==> run P <==
## cpu
module cpu(clock,reset,imem_addr,imem_data,dmem_addr,dmem_we,dmem_wdata,dmem_rdata);
    input clock;
    input reset;
    output [11:0]imem_addr;
    input [15:0]imem_data;
    output [11:0]dmem_addr;
    output dmem_we;
    output [15:0]dmem_wdata;
    input [15:0]dmem_rdata;
    wire [17:0]brbus;
    wire [15:0]inst;
    wire [2:0] ex_dest,mem_dest,wb_dest;
    wire [19:0]wbbus;
    wire [55:0]idbus;
    wire [39:0]exbus;
    wire [39:0]membus;
    fetch_module fetch(.clock(clock),.reset(reset),.brbus(brbus),.inst(inst),.imem_addr(imem_addr),.imem_data(imem_data));
    decode_module decode(.clock(clock),.reset(reset),.inst(inst),.ex_dest(ex_dest),.mem_dest(mem_dest),
                        .wb_dest(wb_dest),.wbbus(wbbus),.brbus(brbus),.idbus(idbus));
    alu_module alu(.clock(clock),.reset(reset),.idbus(idbus),.exbus(exbus),.ex_dest(ex_dest));
    mem_module mem(.clock(clock),.reset(reset),.exbus(exbus),.membus(membus),.mem_dest(mem_dest),
                   .dmem_addr(dmem_addr),.dmem_we(dmem_we),.dmem_wdata(dmem_wdata),.dmem_rdata(dmem_rdata));
    wb_module wb(.clock(clock),.reset(reset),.membus(membus),.wbbus(wbbus),.wb_dest(wb_dest));
endmodule
Settings: LEC_CHECK=0, ABC_AREA=1, CAP_MARGIN=10, CELL_PAD_IN_SITES_DETAIL_PLACEMENT=0, CORE_MARGIN=2, CORE_UTILIZATION=72, CTS_CLUSTER_DIAMETER=103, CTS_CLUSTER_SIZE=20, GPL_ROUTABILITY_DRIVEN=1, GPL_TIMING_DRIVEN=1, HOLD_SLACK_MARGIN=-0.09, PLACE_DENSITY_LB_ADDON=0.04, SETUP_SLACK_MARGIN=0.98, SLEW_MARGIN=20, TNS_END_PERCENT=55; clock period 4.0 ns.
run.sh (not shown) runs the stock make flow with config.mk's settings and CLKGATE_MAP_FILE=.
==> inputs of run C, as changes to run P <==
- CAP_MARGIN: 10 -> 20
- CELL_PAD_IN_SITES_DETAIL_PLACEMENT: 0 -> not set
- CTS_CLUSTER_DIAMETER: 103 -> not set
- CTS_CLUSTER_SIZE: 20 -> not set
- GPL_ROUTABILITY_DRIVEN: 1 -> not set
- GPL_TIMING_DRIVEN: 1 -> not set
- HOLD_SLACK_MARGIN: -0.09 -> not set
- PLACE_DENSITY_LB_ADDON: 0.04 -> 0.27
- SETUP_SLACK_MARGIN: 0.98 -> not set
- TNS_END_PERCENT: 55 -> not set
==> flow/constraint.sdc (replaced) <==
create_clock -name core_clock -period 4.19 [get_ports {clock}]
set_input_delay 0.8380 -clock core_clock [delete_from_list [all_inputs] [get_ports {clock}]]
set_output_delay 0.8380 -clock core_clock [all_outputs]
set_load 0.01 [all_outputs]
==> qor summary <==
quantity	run P	run C
Vertical die size	154.9 um	154.9 um
Root Driver	sky130_fd_sc_hd__clkbuf_16	sky130_fd_sc_hd__clkbuf_16
Placement Setup Slack	-64.98 ps	2.788 ps
Outcome	aborted with a tool error	complete, but fails checks
Last stage reached	global routing	-
Violated checks	-	negative setup slack
CTS Buf Count	19	30
Last weighted congestion value of the routability-driven placer	1.059	1.044
Adders+Majority by Area	0.02685	0.02685
Dpl cells	2467	2474
Estimated wirelength of the detail-placed design	35270 um	35280 um
Yosys stat area	16400 um2	16400 um2
Total number of placement rows	55	55
Gates resized, CTS repair	111	2
Post-DP Area	17350 um2	17250 um2
Number of buffers added for setup after CTS	57	0

---

==> inputs of v39 <==
==> flow/design.v <==
module regfile(clock,raddr1,rout1,raddr2,rout2,wen,waddr,win);
    input clock;    
    input wen; 
    input [15:0] win;
    input [2:0] raddr1,raddr2;
    input [2:0] waddr;
    output [15:0] rout1,rout2;
    reg [15:0] ram[7:0];
    assign rout1 = ram[raddr1];
    assign rout2 = ram[raddr2];
    always @(posedge clock) 
    begin
        ram[0]<=16'b0;
        if (wen) 
        begin
            if(waddr!=0) ram[waddr]<= win;
        end
    end
endmodule
module fetch_module(clock,reset,brbus,inst,imem_addr,imem_data);
    input clock;
    input reset;
    input [17:0]brbus;
    output [11:0]imem_addr;  
    input [15:0]imem_data;   
    output [15:0]inst;  
    reg [15:0]inst;
    reg [15:0] pc;
    wire brbus_valid;  
    wire brbus_taken;  
    wire [15:0]brbus_offset;
    assign brbus_valid=brbus[17];
    assign brbus_taken=brbus[16];
    assign brbus_offset=brbus[15:0];
    wire [15:0]rom_out;
    assign imem_addr=pc[12:1];
    assign rom_out=imem_data;
    reg rom_en;
    always @(posedge clock) begin
        if(reset==1) begin
            rom_en<=0;
        end
        else begin
            rom_en<=1;
        end
    end
    always @(posedge clock) begin
        if(reset==1) begin
            pc<=0;
        end
        else if(brbus_taken==1) begin
            pc<=pc+brbus_offset;
        end
        else if(brbus_valid==1) begin
            pc<=pc+2;
        end
    end
    always @(posedge clock) begin
        if(reset==1) begin
            inst<=0;
        end
        else begin
            inst<=(rom_en==1)? rom_out:16'h0000;
        end
    end
endmodule  
module decode_module(clock,reset,inst,ex_dest,mem_dest,wb_dest,wbbus,brbus,idbus);
    input clock;
    input reset;
    input [15:0]inst;
    input [2:0] ex_dest,mem_dest,wb_dest;
    input [19:0]wbbus;
    output [55:0]idbus;
    reg [55:0] idbus;
    output [17:0]brbus;
    wire wbbus_valid;
    wire [2:0]wbbus_dest;
    wire [15:0]wbbus_value;
    reg idbus_valid;
    wire [3:0]idbus_op;
    wire [2:0]idbus_dest;
    wire [15:0]idbus_value1;
    wire [15:0]idbus_value2;
    wire [15:0]idbus_stvalue;
    reg brbus_valid;
    reg brbus_taken;
    reg [15:0]brbus_offset;
    assign wbbus_valid=wbbus[19];
    assign wbbus_dest=wbbus[18:16];
    assign wbbus_value=wbbus[15:0];
    reg [15:0] inst_save;
    reg inst_save_valid;
    always @(posedge clock) begin
        if(reset==1) begin
            inst_save<=0;
            inst_save_valid<=1'b0;
        end
        else begin
            if(brbus_valid==1) begin
                inst_save<=0;
                inst_save_valid<=1'b0;
            end
            else if(inst_save_valid==1'b0) begin
                inst_save<=inst;
                inst_save_valid<=1'b1;
            end
        end
    end
    reg [15:0] cur_inst;
    always @(*) begin
        if(inst_save_valid==0) begin
            cur_inst<=inst;
        end
        else begin
            cur_inst<=inst_save;
        end
    end
    reg [2:0]reg_rd_addr2;
    always @(*) begin
        if(cur_inst[15:12]==4'b1011) begin  
            reg_rd_addr2<=cur_inst[11:9];
        end
        else begin
            reg_rd_addr2<=cur_inst[5:3];
        end
    end
    regfile registers(.clock(clock),.raddr1(cur_inst[8:6]),.rout1(idbus_value1),.raddr2(reg_rd_addr2),
                .rout2(idbus_value2),.wen(wbbus_valid),.waddr(wbbus_dest),.win(wbbus_value));
    assign idbus_stvalue={{11{cur_inst[5]}},cur_inst[4:0]};
    assign idbus_op=cur_inst[15:12];
    assign idbus_dest=cur_inst[11:9];
    reg reset_over;
    always @(posedge clock) begin
        if(reset==1) begin
            reset_over<=0;
        end
        else begin
            reset_over<=1;
        end
    end
    always @(*) begin
        if(reset_over==1) begin
            brbus_valid<=1'b1;
        end
        else begin
            brbus_valid<=1'b0;
        end
        if((cur_inst[8:6]!=0)&&((cur_inst[8:6]==ex_dest)||(cur_inst[8:6]==mem_dest)||(cur_inst[8:6]==wb_dest))) begin
            brbus_valid<=1'b0;
        end
        if(cur_inst[15:14]!=4'b11) begin
            if((cur_inst[11:9]!=0)&&((cur_inst[11:9]==ex_dest)||(cur_inst[11:9]==mem_dest)||(cur_inst[11:9]==wb_dest))) begin
                brbus_valid<=1'b0;
            end
            if((cur_inst[15]==1'b0)||(cur_inst[15:12]==4'b1000)) begin
                if((cur_inst[5:3]!=0)&&((cur_inst[5:3]==ex_dest)||(cur_inst[5:3]==mem_dest)||(cur_inst[5:3]==wb_dest))) begin
                    brbus_valid<=1'b0;
                end
            end
        end
    end
    always @(*) begin
        brbus_taken<=1'b0;
        brbus_offset<=16'h0000;
        if(cur_inst[15:14]==2'b11) begin  
            if((cur_inst[8:6]==0)||((cur_inst[8:6]!=ex_dest)&&(cur_inst[8:6]!=mem_dest)&&(cur_inst[8:6]!=wb_dest))) begin
                case(cur_inst[10:9])
                    2'b00: begin  
                        if(idbus_value1==0) begin
                            brbus_taken<=1'b1;
                            brbus_offset<={{11{cur_inst[5]}},cur_inst[4:0]};
                        end
                    end
                    2'b01: begin  
                        if((idbus_value1[15]==0)&&(idbus_value1[14:0]!=0)) begin
                            brbus_taken<=1'b1;
                            brbus_offset<={{11{cur_inst[5]}},cur_inst[4:0]};
                        end
                    end
                    2'b10: begin  
                        if((idbus_value1[15]==1)||(idbus_value1==0)) begin
                            brbus_taken<=1'b1;
                            brbus_offset<={{11{cur_inst[5]}},cur_inst[4:0]};
                        end
                    end
                endcase
            end
        end
    end
    always @(posedge clock) begin
        if(reset==1) begin
            idbus_valid<=0;
        end
        else begin
            idbus_valid<=brbus_valid;
        end
    end
    assign brbus[17]=brbus_valid;
    assign brbus[16]=brbus_taken;
    assign brbus[15:0]=brbus_offset;
    always @(posedge clock) begin
        if(reset==1) begin
            idbus<=0;
        end
        else begin
            idbus[55]<=brbus_valid;
            idbus[54:51]<=idbus_op;
            idbus[50:48]<=idbus_dest;
            idbus[47:32]<=idbus_value1;
            idbus[31:16]<=idbus_value2;
            idbus[15:0]<=idbus_stvalue;
        end
    end
endmodule
module alu_module(clock,reset,idbus,exbus,ex_dest);
    input clock;
    input reset;
    input [55:0]idbus;
    output [39:0]exbus;
    reg [39:0]exbus;
    output [2:0]ex_dest;
    reg [2:0]ex_dest;
    wire idbus_valid;
    wire [3:0]idbus_op;
    wire [2:0]idbus_dest;
    wire [15:0]idbus_value1;
    wire [15:0]idbus_value2;
    wire [15:0]idbus_stvalue;
    reg exbus_valid;
    reg [3:0]exbus_op;
    reg [2:0]exbus_dest;
    reg [15:0]exbus_exresult;
    reg [15:0]exbus_stvalue;
    assign idbus_valid=idbus[55];
    assign idbus_op=idbus[54:51];
    assign idbus_dest=idbus[50:48];
    assign idbus_value1=idbus[47:32];
    assign idbus_value2=idbus[31:16];
    assign idbus_stvalue=idbus[15:0];
    always @(*) begin
        if(idbus_valid==1) begin
            ex_dest<=idbus_dest;
        end
        else begin
            ex_dest<=0;
        end
    end
    always @(*) begin
        exbus_valid<=0;
        exbus_op<=0;
        exbus_dest<=0;
        exbus_exresult<=16'h0000;
        exbus_stvalue<=16'h0000;
        if(idbus_valid==1'b1) begin
            exbus_valid<=1;
            exbus_op<=idbus_op;
            exbus_dest<=idbus_dest;
            case(idbus_op)
                4'b0001: begin  
                    exbus_exresult<=idbus_value1+idbus_value2;
                end
                4'b0010: begin  
                    exbus_exresult<=idbus_value1-idbus_value2;
                end
                4'b0011: begin  
                    exbus_exresult<=idbus_value1&idbus_value2;
                end
                4'b0100: begin  
                    exbus_exresult<=idbus_value1|idbus_value2;
                end
                4'b0101: begin  
                    exbus_exresult<=~idbus_value1;
                end
                4'b0110: begin  
                    exbus_exresult<=idbus_value1<<idbus_value2[3:0];
                end
                4'b0111: begin  
                    exbus_exresult<=(~(16'hffff>>idbus_value2[3:0]))|(idbus_value1>>idbus_value2[3:0]);
                end
                4'b1000: begin  
                    exbus_exresult<=idbus_value1>>idbus_value2[3:0];
                end
                4'b1001: begin  
                    exbus_exresult<=idbus_value1+idbus_stvalue;
                end
                4'b1010: begin  
                    exbus_exresult<=idbus_value1+idbus_stvalue;
                end
                4'b1011: begin  
                    exbus_exresult<=idbus_value1+idbus_stvalue;
                    exbus_stvalue<=idbus_value2;
                end
            endcase
        end
    end
    always @(posedge clock) begin
        if(reset==1) begin
            exbus<=0;
        end
        else begin
            exbus[39]<=exbus_valid;
            exbus[38:35]<=exbus_op;
            exbus[34:32]<=exbus_dest;
            exbus[31:16]<=exbus_exresult;
            exbus[15:0]<=exbus_stvalue;
        end
    end
endmodule 
module mem_module(clock,reset,exbus,membus,mem_dest,dmem_addr,dmem_we,dmem_wdata,dmem_rdata);
    input clock;
    input reset;
    output [11:0]dmem_addr;   
    output dmem_we;           
    output [15:0]dmem_wdata;  
    input [15:0]dmem_rdata;   
    input [39:0]exbus;
    output [39:0]membus;
    reg [39:0] membus;
    output [2:0]mem_dest;
    reg [2:0]mem_dest;
    wire exbus_valid;
    wire [3:0]exbus_op;
    wire [2:0]exbus_dest;
    wire [15:0]exbus_exresult;
    wire [15:0]exbus_stvalue;
    wire membus_valid;
    wire [3:0]membus_op;
    wire [2:0]membus_dest;
    wire [15:0]membus_exresult;
    wire [15:0]membus_memresult;
    assign exbus_valid=exbus[39];
    assign exbus_op=exbus[38:35];
    assign exbus_dest=exbus[34:32];
    assign exbus_exresult=exbus[31:16];
    assign exbus_stvalue=exbus[15:0];
    always @(*) begin
        if(exbus_valid==1) begin
            mem_dest<=exbus_dest;
        end
        else begin
            mem_dest<=0;
        end
end
    reg rd_wr;  
    always @(*) begin
        rd_wr<=0;
        if(exbus_op==4'b1011) begin  
            rd_wr<=1;
        end
    end
    assign membus_valid=exbus_valid;
    assign membus_op=exbus_op;
    assign membus_dest=exbus_dest;
    assign membus_exresult=exbus_exresult;
    assign dmem_addr=exbus_exresult[11:0];
    assign dmem_we=rd_wr;
    assign dmem_wdata=exbus_stvalue;
    assign membus_memresult=dmem_rdata;
    always @(posedge clock) begin
        if(reset==1) begin
            membus<=0;
        end
        else begin
            membus[39]<=membus_valid;
            membus[38:35]<=membus_op;
            membus[34:32]<=membus_dest;
            membus[31:16]<=membus_exresult;
            membus[15:0]<=membus_memresult;
        end
    end
endmodule 
module wb_module(clock,reset,membus,wbbus,wb_dest);
    input clock;
    input reset;
    input [39:0]membus;
    output [19:0]wbbus;
    reg [19:0]wbbus;
    output [2:0]wb_dest;
    reg [2:0]wb_dest;
    wire membus_valid;
    wire [3:0]membus_op;
    wire [2:0]membus_dest;
    wire [15:0]membus_exresult;
    wire [15:0]membus_memresult;
    reg wbbus_valid;
    reg [2:0]wbbus_dest;
    reg [15:0]wbbus_value;
    assign membus_valid=membus[39];
    assign membus_op=membus[38:35];
    assign membus_dest=membus[34:32];
    assign membus_exresult=membus[31:16];
    assign membus_memresult=membus[15:0];
    always @(*) begin
        if(membus_valid==1) begin
            wb_dest<=membus_dest;
        end
        else begin
            wb_dest<=0;
        end
    end
    always @(*) begin
        wbbus_valid<=0;
        wbbus_dest<=0;
        wbbus_value<=0;
        if(membus_valid==1) begin
            if((membus_op[3]==1'b0)||((membus_op[3:2]==2'b10)&&(membus_op[1:0]!=2'b11))) begin
                wbbus_valid<=1;
                wbbus_dest<=membus_dest;
                wbbus_value<=(membus_op[3:1]==3'b101)? membus_memresult:membus_exresult;
            end
        end
    end
    always @(*) begin
        wbbus[19]<=wbbus_valid;
        wbbus[18:16]<=wbbus_dest;
        wbbus[15:0]<=wbbus_value;
    end
endmodule
module cpu(clock,reset,imem_addr,imem_data,dmem_addr,dmem_we,dmem_wdata,dmem_rdata);
    input clock;
    input reset;
    output [11:0]imem_addr;
    input [15:0]imem_data;
    output [11:0]dmem_addr;
    output dmem_we;
    output [15:0]dmem_wdata;
    input [15:0]dmem_rdata;
    wire [17:0]brbus;
    wire [15:0]inst;
    wire [2:0] ex_dest,mem_dest,wb_dest;
    wire [19:0]wbbus;
    wire [55:0]idbus;
    wire [39:0]exbus;
    wire [39:0]membus;
    fetch_module fetch(.clock(clock),.reset(reset),.brbus(brbus),.inst(inst),.imem_addr(imem_addr),.imem_data(imem_data));
    decode_module decode(.clock(clock),.reset(reset),.inst(inst),.ex_dest(ex_dest),.mem_dest(mem_dest),
                        .wb_dest(wb_dest),.wbbus(wbbus),.brbus(brbus),.idbus(idbus));
    alu_module alu(.clock(clock),.reset(reset),.idbus(idbus),.exbus(exbus),.ex_dest(ex_dest));
    mem_module mem(.clock(clock),.reset(reset),.exbus(exbus),.membus(membus),.mem_dest(mem_dest),
                   .dmem_addr(dmem_addr),.dmem_we(dmem_we),.dmem_wdata(dmem_wdata),.dmem_rdata(dmem_rdata));
    wb_module wb(.clock(clock),.reset(reset),.membus(membus),.wbbus(wbbus),.wb_dest(wb_dest));
endmodule
==> flow/run.sh <==
#!/bin/bash
# the make line also repeats each setting of config.mk as NAME=value (left out here)
make -C /OpenROAD-flow-scripts/flow DESIGN_CONFIG=/design/flow/config.mk WORK_HOME=/design/flow/orfs CLKGATE_MAP_FILE= finish
==> flow/config.mk <==
export PLATFORM = sky130hd
export DESIGN_NAME = cpu
export DESIGN_NICKNAME = cpu
export VERILOG_FILES = /design/flow/design.v
export SDC_FILE = /design/flow/constraint.sdc
export NUM_CORES = 4
export LEC_CHECK = 0
export ABC_AREA = 1
export CAP_MARGIN = 10
export CELL_PAD_IN_SITES_DETAIL_PLACEMENT = 0
export CORE_MARGIN = 2
export CORE_UTILIZATION = 70
export CTS_CLUSTER_DIAMETER = 103
export CTS_CLUSTER_SIZE = 20
export GPL_ROUTABILITY_DRIVEN = 1
export GPL_TIMING_DRIVEN = 1
export HOLD_SLACK_MARGIN = -0.09
export PLACE_DENSITY_LB_ADDON = 0.29
export SLEW_MARGIN = 20
export TNS_END_PERCENT = 55
==> flow/constraint.sdc <==
create_clock -name core_clock -period 4.0 [get_ports {clock}]
set_input_delay 0.8000 -clock core_clock [delete_from_list [all_inputs] [get_ports {clock}]]
set_output_delay 0.8000 -clock core_clock [all_outputs]
set_load 0.01 [all_outputs]
==> inputs of v6, as changes to v39 <==
CTS_CLUSTER_DIAMETER = 31   (was 103)
CTS_CLUSTER_SIZE = 90   (was 20)
HOLD_SLACK_MARGIN = 0.18   (was -0.09)
PLACE_DENSITY_LB_ADDON = default   (was 0.29)
TNS_END_PERCENT = 80   (was 55)
==> flow/constraint.sdc (replaced) <==
create_clock -name core_clock -period 4.18 [get_ports {clock}]
set_input_delay 0.8360 -clock core_clock [delete_from_list [all_inputs] [get_ports {clock}]]
set_output_delay 0.8360 -clock core_clock [all_outputs]
set_load 0.01 [all_outputs]
==> inputs of v17, as changes to v39 <==
ABC_AREA = default   (was 1)
CAP_MARGIN = 20   (was 10)
CELL_PAD_IN_SITES_DETAIL_PLACEMENT = default   (was 0)
CORE_UTILIZATION = 65   (was 70)
CTS_CLUSTER_DIAMETER = default   (was 103)
CTS_CLUSTER_SIZE = default   (was 20)
GPL_ROUTABILITY_DRIVEN = default   (was 1)
GPL_TIMING_DRIVEN = default   (was 1)
HOLD_SLACK_MARGIN = default   (was -0.09)
PLACE_DENSITY_LB_ADDON = default   (was 0.29)
TNS_END_PERCENT = 5   (was 55)
==> flow/constraint.sdc (replaced) <==
create_clock -name core_clock -period 6.34 [get_ports {clock}]
set_input_delay 1.2680 -clock core_clock [delete_from_list [all_inputs] [get_ports {clock}]]
set_output_delay 1.2680 -clock core_clock [all_outputs]
set_load 0.01 [all_outputs]
==> results <==
Worst hold endpoint: v39 mem.membus[30]; v17 mem.membus[31]; v6 mem.membus[28]
Post-DP HPWL: v39 36.8 mm; v17 31.0 mm; v6 36.2 mm
Proportion of power drawn by combinational gates: v39 21.3%; v17 13.8%; v6 16.7%
Top Metal Used: v39 met4; v17 met4; v6 met5
Number of cells in Yosys stat: v39 2185; v17 1587; v6 2185
Result of the run: v39 finished clean; v17 finished clean; v6 finished with violations
Layout check failures: v39 -; v17 -; v6 negative setup slack
Synth Area in Simple Gates: v39 25.3%; v17 16.1%; v6 25.3%
CP peak stage delay: v39 0.40 ns; v17 0.52 ns; v6 0.39 ns
Hold Startpoint: v39 alu.exbus[30]; v17 alu.exbus[31]; v6 alu.exbus[28]
Number of warnings the tools reported: v39 30; v17 30; v6 33
Final period demand of the worst path: v39 3.73 ns; v17 5.88 ns; v6 4.28 ns
Placement-stage cell area: v39 0.0175 mm2; v17 0.0166 mm2; v6 0.0174 mm2
Cell Count, Final, Fillers Out: v39 2557; v17 1955; v6 2607
Setup slack of the worst register-to-register path: v39 0.27 ns; v17 0.46 ns; v6 -0.1 ns
Placed cell count: v39 2521; v17 1898; v6 2511
GR met3 Demand/Resource: v39 7.79%; v17 5.95%; v6 11.5%
GR met1 Demand/Resource: v39 55.7%; v17 49.0%; v6 58.9%
Most popular library cell in the synthesized design by count: v39 nand2_1; v17 nor2_1; v6 nand2_1
Via count of the routed design: v39 15800; v17 12700; v6 17100
Power is estimated from default activity; no workload was simulated.
